Design Integration, start of the top module:
module Integration(input clk,
	 input rst,
	 output [31:0]mem_addr,
	 output [31:0]mem_wdata,
	 output mem_we,
	 input [31:0]mem_rdata
 );
Size in the first run: about 2200 cells after synthesis, about 520 flip-flops, roughly 27000 µm² of cells after synthesis.
Settings: LEC_CHECK=0, CAP_MARGIN=20, CELL_PAD_IN_SITES_DETAIL_PLACEMENT=0, CELL_PAD_IN_SITES_GLOBAL_PLACEMENT=3, CORE_ASPECT_RATIO=0.56, CORE_MARGIN=5, CORE_UTILIZATION=29, CTS_CLUSTER_SIZE=87, GPL_TIMING_DRIVEN=1, MIN_ROUTING_LAYER=met1, PLACE_DENSITY_LB_ADDON=0.29, SETUP_SLACK_MARGIN=2.66, SLEW_MARGIN=10, TNS_END_PERCENT=50; clock period 11.0 ns.
run.sh (not shown) runs the stock make flow with config.mk's settings and CLKGATE_MAP_FILE=.
The baseline finished clean.
Edit:
CELL_PAD_IN_SITES_DETAIL_PLACEMENT = unset   (was 0)
CELL_PAD_IN_SITES_GLOBAL_PLACEMENT = unset   (was 3)
CORE_ASPECT_RATIO = unset   (was 0.56)
CORE_MARGIN = 2   (was 5)
CORE_UTILIZATION = 55   (was 29)
CTS_CLUSTER_SIZE = unset   (was 87)
GPL_TIMING_DRIVEN = unset   (was 1)
MIN_ROUTING_LAYER = unset   (was met1)
PLACE_DENSITY_LB_ADDON = unset   (was 0.29)
SETUP_SLACK_MARGIN = unset   (was 2.66)
SLEW_MARGIN = 20   (was 10)
TNS_END_PERCENT = unset   (was 50)
clock period = 4.43 ns   (was 11.0 ns; I/O delays follow)
Effect: The new run produced a layout that fails on setup timing. Synthesized cell count does not change. Final cell count is lower by 6.1%. Non-clock buffer count is higher by 366. Core utilization is higher by 38 points. Die area is lower by 49%. Final area is higher by 11%. Area after synthesis stays the same. Wire length is lower by 12%. Setup slack gets worse by 4.2 ns. Critical path depth is higher by 9.
Edit:
CORE_UTILIZATION = 66   (was 55)
CTS_CLUSTER_SIZE = 38   (was unset)
SETUP_SLACK_MARGIN = 1.35   (was unset)
SLEW_MARGIN = 35   (was 20)
clock period = 5.0 ns   (was 4.43 ns; I/O delays follow)
The new run produced a layout that fails on setup timing.
Wire length grows by about 13%.
Fmax shrinks by 3.1%.
Count of clock-buffer cells in the layout grows by 1.
Synthesized area does not change.
Final cell count shrinks by about 4%.
Worst setup slack improves by 0.39 ns.
Sequential cell count stays the same.
First-iteration DRC count grows by 67%.
Global-route usage grows by 11 points.

========
Integration again, from the RTL that the note above started with.
make LEC_CHECK=0 CAP_MARGIN=20 CORE_MARGIN=2 CORE_UTILIZATION=71 CTS_CLUSTER_SIZE=41 SETUP_SLACK_MARGIN=-0.44 SLEW_MARGIN=20 finish   # period 5.04 ns
The baseline ended with an error in 5_1_grt.
Then changed:
Settings changed: CORE_UTILIZATION 71 to 66, CTS_CLUSTER_SIZE 41 to default, SETUP_SLACK_MARGIN -0.44 to 1.35.
Clock period 5.04 ns to 5.74 ns, I/O delays scaled along.
With this change the flow finished but fails on setup timing; die size grows by 7.4%; synthesized cell count is unchanged; synthesized area stays the same.
Then changed:
Settings changed: CORE_UTILIZATION 66 to 40, SETUP_SLACK_MARGIN 1.35 to default.
Clock period 5.74 ns to 7.6 ns, I/O delays scaled along.
=>
- The changed run ran to the end with no violations
- design area shrinks by about 8%
- global-route usage is lower by 22 points
- core utilization went down by 36 points
- clock-buffer cell count goes up by 8
- setup slack gets better by 690 ps
- first-iteration DRC count is lower by 46%
Then changed:
Settings changed: CELL_PAD_IN_SITES_DETAIL_PLACEMENT from default to 0, CORE_UTILIZATION 40 to 71, CTS_CLUSTER_SIZE from default to 42, SETUP_SLACK_MARGIN from default to -0.41.
Clock period 7.6 ns to 4.85 ns, I/O delays scaled along.
The changed run stopped in 5_1_grt, error GRT-0232; area after synthesis is unchanged; die size went down by 43%; synthesized cell count stays the same.
Then changed:
Settings changed: CELL_PAD_IN_SITES_GLOBAL_PLACEMENT from default to 3, CORE_MARGIN 2 to 5, CORE_UTILIZATION 71 to 29, CTS_CLUSTER_SIZE 42 to 87, GPL_TIMING_DRIVEN from default to 0, MIN_ROUTING_LAYER from default to met2, SETUP_SLACK_MARGIN -0.41 to default, TNS_END_PERCENT from default to 50.
Clock period 4.85 ns to 11.0 ns, I/O delays scaled along.
Result:
- The new run went through all stages and came out clean
- synthesized cell count is unchanged
- die size is higher to 2.5 times its value
- area after synthesis is unchanged
Then changed:
Settings changed: CAP_MARGIN 20 to 5, CELL_PAD_IN_SITES_DETAIL_PLACEMENT 0 to default, CELL_PAD_IN_SITES_GLOBAL_PLACEMENT 3 to default, CORE_MARGIN 5 to 2, CORE_UTILIZATION 29 to 68, CTS_CLUSTER_SIZE 87 to 41, GPL_TIMING_DRIVEN 0 to default, MIN_ROUTING_LAYER met2 to default, SETUP_SLACK_MARGIN from default to -0.44, TNS_END_PERCENT 50 to default.
Clock period 11.0 ns to 5.0 ns, I/O delays scaled along.
With this change the flow reached the layout checks and failed them: setup timing.
Area after synthesis does not change.
Die size came out lower by well over a third.
Setup slack got worse by 2500 ps.
Routed wire length came out higher by a few percent.
Core utilization came out higher by 52 points.

========
Starting RTL as in the previous note.
clock: 2.02 ns
lec_check: 0
cap_margin: 0
core_margin: 2
core_utilization: 72
cts_cluster_diameter: 305
cts_cluster_size: 13
place_density_lb_addon: 0.02
setup_slack_margin: 0.18
slew_margin: 40
The baseline ended with an error in clock tree synthesis on DPL-0033.
Rerun with:
- CAP_MARGIN: 0 -> 20
- CTS_CLUSTER_DIAMETER: 305 -> unset
- CTS_CLUSTER_SIZE: 13 -> 35
- PLACE_DENSITY_LB_ADDON: 0.02 -> unset
- SETUP_SLACK_MARGIN: 0.18 -> unset
- SLEW_MARGIN: 40 -> 20
- clock period: 2.02 -> 5.74 ns (I/O delays scaled with it)
The new run died in global routing, error GRT-0232. Synthesized area is unchanged. Synthesized cell count does not change. Die size does not change.
Rerun with:
- CTS_CLUSTER_SIZE: 35 -> 36
The new run did not get past global routing; area after synthesis is unchanged; die size stays the same; synthesized cell count does not change.
Rerun with:
- CORE_UTILIZATION: 72 -> 70
- CTS_CLUSTER_SIZE: 36 -> 35
- SETUP_SLACK_MARGIN: unset -> 1.35
- clock period: 5.74 -> 4.88 ns (I/O delays scaled with it)
=> The changed run failed in global routing (GRT-0116). Die area rises by 2.8%. Area after synthesis is unchanged. Synthesized cell count stays the same.
Rerun with:
- CORE_UTILIZATION: 70 -> 40
- CTS_CLUSTER_SIZE: 35 -> unset
- SETUP_SLACK_MARGIN: 1.35 -> unset
- clock period: 4.88 -> 8.0 ns (I/O delays scaled with it)
The changed run completed with no timing, DRC or antenna violations. Synthesized cell count is unchanged. Die area grows by well over a third. Synthesized area stays the same.
